## axi_timer_averager
module axi_timer_averager #(
    parameter integer DEFAULT_SAMPLES_SERIE = 2,
    parameter integer S_AXI_LITE_DATA_WIDTH = 32  ,
    parameter integer S_AXI_LITE_ADDR_WIDTH = 32
) (
    input  logic                                 CLK               ,
    input  logic                                 RESETN            ,
    input  logic [    S_AXI_LITE_ADDR_WIDTH-1:0] S_AXI_LITE_AWADDR ,
    input  logic [                          2:0] S_AXI_LITE_AWPROT ,
    input  logic                                 S_AXI_LITE_AWVALID,
    output logic                                 S_AXI_LITE_AWREADY,
    input  logic [    S_AXI_LITE_DATA_WIDTH-1:0] S_AXI_LITE_WDATA  ,
    input  logic [(S_AXI_LITE_DATA_WIDTH/8)-1:0] S_AXI_LITE_WSTRB  ,
    input  logic                                 S_AXI_LITE_WVALID ,
    output logic                                 S_AXI_LITE_WREADY ,
    output logic [                          1:0] S_AXI_LITE_BRESP  ,
    output logic                                 S_AXI_LITE_BVALID ,
    input  logic                                 S_AXI_LITE_BREADY ,
    input  logic [    S_AXI_LITE_ADDR_WIDTH-1:0] S_AXI_LITE_ARADDR ,
    input  logic [                          2:0] S_AXI_LITE_ARPROT ,
    input  logic                                 S_AXI_LITE_ARVALID,
    output logic                                 S_AXI_LITE_ARREADY,
    output logic [    S_AXI_LITE_DATA_WIDTH-1:0] S_AXI_LITE_RDATA  ,
    output logic [                          1:0] S_AXI_LITE_RRESP  ,
    output logic                                 S_AXI_LITE_RVALID ,
    input  logic                                 S_AXI_LITE_RREADY ,
    output logic [                         31:0] MSMT_VALUE        ,
    output logic                                 MSMT_VALID        ,
    input  logic                                 INTR
);
For scale: about 3600 cells after synthesis, ~420 flip-flops, about 190 I/O pins.
==> flow/config.mk <==
export PLATFORM = sky130hd
export DESIGN_NAME = axi_timer_averager
export DESIGN_NICKNAME = axi_timer_averager
export VERILOG_FILES = /design/flow/design.v
export SDC_FILE = /design/flow/constraint.sdc
export NUM_CORES = 4
export LEC_CHECK = 0
export CAP_MARGIN = 20
export CELL_PAD_IN_SITES_DETAIL_PLACEMENT = 0
export CELL_PAD_IN_SITES_GLOBAL_PLACEMENT = 0
export CORE_MARGIN = 6
export CORE_UTILIZATION = 72
export CTS_CLUSTER_DIAMETER = 256
export GPL_ROUTABILITY_DRIVEN = 1
export GPL_TIMING_DRIVEN = 1
export MAX_ROUTING_LAYER = met5
export PLACE_DENSITY_LB_ADDON = 0.27
export SETUP_SLACK_MARGIN = 0.64
export SLEW_MARGIN = 20
export TNS_END_PERCENT = 5
==> flow/constraint.sdc <==
create_clock -name core_clock -period 2.94 [get_ports {CLK}]
set_input_delay 0.5880 -clock core_clock [delete_from_list [all_inputs] [get_ports {CLK}]]
set_output_delay 0.5880 -clock core_clock [all_outputs]
set_load 0.01 [all_outputs]
run.sh (not shown) runs the stock make flow with config.mk's settings and CLKGATE_MAP_FILE=.
The baseline failed in global routing (5_1_grt), error ODB-0269.
Next try:
==> flow/config.mk (replaced) <==
export PLATFORM = sky130hd
export DESIGN_NAME = axi_timer_averager
export DESIGN_NICKNAME = axi_timer_averager
export VERILOG_FILES = /design/flow/design.v
export SDC_FILE = /design/flow/constraint.sdc
export NUM_CORES = 4
export LEC_CHECK = 0
export ABC_AREA = 1
export CAP_MARGIN = 35
export CELL_PAD_IN_SITES_DETAIL_PLACEMENT = 2
export CELL_PAD_IN_SITES_GLOBAL_PLACEMENT = 1
export CORE_MARGIN = 2
export CORE_UTILIZATION = 35
export CTS_CLUSTER_SIZE = 13
export GPL_ROUTABILITY_DRIVEN = 0
export GPL_TIMING_DRIVEN = 0
export HOLD_SLACK_MARGIN = 0.18
export MAX_ROUTING_LAYER = met4
export MIN_ROUTING_LAYER = met1
export PLACE_DENSITY_LB_ADDON = 0.13
export SETUP_SLACK_MARGIN = -0.31
export SLEW_MARGIN = 35
export TNS_END_PERCENT = 45
==> flow/constraint.sdc (replaced) <==
create_clock -name core_clock -period 8.0 [get_ports {CLK}]
set_input_delay 1.6000 -clock core_clock [delete_from_list [all_inputs] [get_ports {CLK}]]
set_output_delay 1.6000 -clock core_clock [all_outputs]
set_load 0.01 [all_outputs]
The changed run never finished: it broke off in global routing (5_1_grt) (ODB-0269).
Area after synthesis climbs by 11%.
Die area climbs by 110%.
Synthesized cell count climbs by 50%.
Next try:
==> flow/config.mk (replaced) <==
export PLATFORM = sky130hd
export DESIGN_NAME = axi_timer_averager
export DESIGN_NICKNAME = axi_timer_averager
export VERILOG_FILES = /design/flow/design.v
export SDC_FILE = /design/flow/constraint.sdc
export NUM_CORES = 4
export LEC_CHECK = 0
export CAP_MARGIN = 20
export CELL_PAD_IN_SITES_DETAIL_PLACEMENT = 0
export CELL_PAD_IN_SITES_GLOBAL_PLACEMENT = 2
export CORE_MARGIN = 2
export CORE_UTILIZATION = 63
export CTS_CLUSTER_DIAMETER = 374
export CTS_CLUSTER_SIZE = 99
export GPL_ROUTABILITY_DRIVEN = 1
export PLACE_DENSITY = 0.37
export SLEW_MARGIN = 20
==> flow/constraint.sdc (replaced) <==
create_clock -name core_clock -period 5.49 [get_ports {CLK}]
set_input_delay 1.0980 -clock core_clock [delete_from_list [all_inputs] [get_ports {CLK}]]
set_output_delay 1.0980 -clock core_clock [all_outputs]
set_load 0.01 [all_outputs]
The changed run never finished: it broke off in global placement without I/O (3_1_place_gp_skip_io) (GPL-0301).
Die size fell by 49%.
Synthesized cell count fell by about 33%.
Synthesized area fell by 9.9%.
Next try:
--- a/flow/config.mk
+++ b/flow/config.mk
@@ -12,2 +12,2 @@
-export CORE_UTILIZATION = 63
-export CTS_CLUSTER_DIAMETER = 374
+export CORE_UTILIZATION = 64
+export CTS_CLUSTER_DIAMETER = 396
@@ -16 +16 @@
-export PLACE_DENSITY = 0.37
+export PLACE_DENSITY = 0.35
@@ -17,0 +18 @@
+export TNS_END_PERCENT = 10
The new run never finished: it broke off in global placement without I/O (3_1_place_gp_skip_io).
Synthesized area does not change.
Synthesized cell count stays the same.
Die area decreases by 1.5%.
Next try:
--- a/flow/config.mk
+++ b/flow/config.mk
@@ -9 +9 @@
-export CELL_PAD_IN_SITES_DETAIL_PLACEMENT = 0
+export CELL_PAD_IN_SITES_DETAIL_PLACEMENT = 1
@@ -12,3 +12 @@
-export CORE_UTILIZATION = 64
-export CTS_CLUSTER_DIAMETER = 396
-export CTS_CLUSTER_SIZE = 99
+export CORE_UTILIZATION = 29
@@ -16 +13,0 @@
-export PLACE_DENSITY = 0.35
@@ -18 +14,0 @@
-export TNS_END_PERCENT = 10
==> flow/constraint.sdc (replaced) <==
create_clock -name core_clock -period 9.27 [get_ports {CLK}]
set_input_delay 1.8540 -clock core_clock [delete_from_list [all_inputs] [get_ports {CLK}]]
set_output_delay 1.8540 -clock core_clock [all_outputs]
set_load 0.01 [all_outputs]
The new run completed without violations.
Die area came out higher by 120%.
Area after synthesis is unchanged.
Synthesized cell count stays the same.


axi_timer_averager again, from the RTL that the note above started with.
==> flow/config.mk <==
export PLATFORM = sky130hd
export DESIGN_NAME = axi_timer_averager
export DESIGN_NICKNAME = axi_timer_averager
export VERILOG_FILES = /design/flow/design.v
export SDC_FILE = /design/flow/constraint.sdc
export NUM_CORES = 4
export LEC_CHECK = 0
export CAP_MARGIN = 20
export CELL_PAD_IN_SITES_DETAIL_PLACEMENT = 0
export CELL_PAD_IN_SITES_GLOBAL_PLACEMENT = 2
export CORE_MARGIN = 2
export CORE_UTILIZATION = 43
export CTS_CLUSTER_DIAMETER = 256
export GPL_ROUTABILITY_DRIVEN = 1
export GPL_TIMING_DRIVEN = 1
export MAX_ROUTING_LAYER = met5
export PLACE_DENSITY_LB_ADDON = 0.01
export SETUP_SLACK_MARGIN = 0.87
export SLEW_MARGIN = 20
export TNS_END_PERCENT = 5
==> flow/constraint.sdc <==
create_clock -name core_clock -period 3.34 [get_ports {CLK}]
set_input_delay 0.6680 -clock core_clock [delete_from_list [all_inputs] [get_ports {CLK}]]
set_output_delay 0.6680 -clock core_clock [all_outputs]
set_load 0.01 [all_outputs]
Next try:
--- a/flow/config.mk
+++ b/flow/config.mk
@@ -11,10 +11,4 @@
 export CORE_MARGIN = 2
-export CORE_UTILIZATION = 43
-export CTS_CLUSTER_DIAMETER = 256
+export CORE_UTILIZATION = 46
 export GPL_ROUTABILITY_DRIVEN = 1
-export GPL_TIMING_DRIVEN = 1
-export MAX_ROUTING_LAYER = met5
-export PLACE_DENSITY_LB_ADDON = 0.01
-export SETUP_SLACK_MARGIN = 0.87
 export SLEW_MARGIN = 20
-export TNS_END_PERCENT = 5
==> flow/constraint.sdc (replaced) <==
create_clock -name core_clock -period 2.67 [get_ports {CLK}]
set_input_delay 0.5340 -clock core_clock [delete_from_list [all_inputs] [get_ports {CLK}]]
set_output_delay 0.5340 -clock core_clock [all_outputs]
set_load 0.01 [all_outputs]
=> The new run completed and failed the layout checks on setup timing; worst hold slack is about the same; worst setup slack got worse by 0.58 ns; global-route usage went up by 2.3 points.
Next try:
==> flow/config.mk (replaced) <==
export PLATFORM = sky130hd
export DESIGN_NAME = axi_timer_averager
export DESIGN_NICKNAME = axi_timer_averager
export VERILOG_FILES = /design/flow/design.v
export SDC_FILE = /design/flow/constraint.sdc
export NUM_CORES = 4
export LEC_CHECK = 0
export ABC_AREA = 1
export CAP_MARGIN = 5
export CELL_PAD_IN_SITES_DETAIL_PLACEMENT = 2
export CELL_PAD_IN_SITES_GLOBAL_PLACEMENT = 1
export CORE_MARGIN = 2
export CORE_UTILIZATION = 35
export GPL_ROUTABILITY_DRIVEN = 1
export MAX_ROUTING_LAYER = met4
export MIN_ROUTING_LAYER = met2
export PLACE_DENSITY_LB_ADDON = 0.13
export SETUP_SLACK_MARGIN = -0.64
export SLEW_MARGIN = 10
==> flow/constraint.sdc (replaced) <==
create_clock -name core_clock -period 8.0 [get_ports {CLK}]
set_input_delay 1.6000 -clock core_clock [delete_from_list [all_inputs] [get_ports {CLK}]]
set_output_delay 1.6000 -clock core_clock [all_outputs]
set_load 0.01 [all_outputs]
Outcome:
- With this change the flow stopped in 5_1_grt
- die size increases by 45%
- synthesized cell count increases by 50%
- area after synthesis increases by 11%
Next try:
==> flow/config.mk (replaced) <==
export PLATFORM = sky130hd
export DESIGN_NAME = axi_timer_averager
export DESIGN_NICKNAME = axi_timer_averager
export VERILOG_FILES = /design/flow/design.v
export SDC_FILE = /design/flow/constraint.sdc
export NUM_CORES = 4
export LEC_CHECK = 0
export CAP_MARGIN = 20
export CELL_PAD_IN_SITES_DETAIL_PLACEMENT = 1
export CELL_PAD_IN_SITES_GLOBAL_PLACEMENT = 2
export CORE_MARGIN = 2
export CORE_UTILIZATION = 40
export GPL_ROUTABILITY_DRIVEN = 1
export SLEW_MARGIN = 20
==> flow/constraint.sdc (replaced) <==
create_clock -name core_clock -period 3.79 [get_ports {CLK}]
set_input_delay 0.7580 -clock core_clock [delete_from_list [all_inputs] [get_ports {CLK}]]
set_output_delay 0.7580 -clock core_clock [all_outputs]
set_load 0.01 [all_outputs]
This time the run completed without violations.
Die area came out lower by 21%.
Synthesized cell count came out lower by 33%.
Synthesized area came out lower by 9.9%.
Next try:
--- a/flow/config.mk
+++ b/flow/config.mk
@@ -11,3 +11,3 @@
 export CORE_MARGIN = 2
-export CORE_UTILIZATION = 40
+export CORE_UTILIZATION = 35
 export GPL_ROUTABILITY_DRIVEN = 1
==> flow/constraint.sdc (replaced) <==
create_clock -name core_clock -period 4.58 [get_ports {CLK}]
set_input_delay 0.9160 -clock core_clock [delete_from_list [all_inputs] [get_ports {CLK}]]
set_output_delay 0.9160 -clock core_clock [all_outputs]
set_load 0.01 [all_outputs]
What happened: The changed run finished with timing, DRC and antenna clean; via count falls by about 0.7%; critical path depth rises by 2; cell count rises by about 2.2%; clock-buffer cell count rises by 2; core utilization falls by 6.2 points; sequential power falls by 17%; sequential share of layout area rises by 0.13 points; worst setup slack is better by 0.39 ns.
Next try:
==> flow/config.mk (replaced) <==
export PLATFORM = sky130hd
export DESIGN_NAME = axi_timer_averager
export DESIGN_NICKNAME = axi_timer_averager
export VERILOG_FILES = /design/flow/design.v
export SDC_FILE = /design/flow/constraint.sdc
export NUM_CORES = 4
export LEC_CHECK = 0
export CAP_MARGIN = 20
export CORE_ASPECT_RATIO = 0.58
export CORE_MARGIN = 5
export CORE_UTILIZATION = 40
export CTS_CLUSTER_DIAMETER = 33
export CTS_CLUSTER_SIZE = 43
export GPL_TIMING_DRIVEN = 0
export MIN_ROUTING_LAYER = met2
export PLACE_DENSITY_LB_ADDON = 0.22
export SLEW_MARGIN = 25
==> flow/constraint.sdc (replaced) <==
create_clock -name core_clock -period 8.0 [get_ports {CLK}]
set_input_delay 1.6000 -clock core_clock [delete_from_list [all_inputs] [get_ports {CLK}]]
set_output_delay 1.6000 -clock core_clock [all_outputs]
set_load 0.01 [all_outputs]
This time the run stopped in 5_1_grt.
Synthesized cell count does not change.
Area after synthesis is unchanged.
Die area fell by 8.2%.
Power and IR drop assume default switching activity.
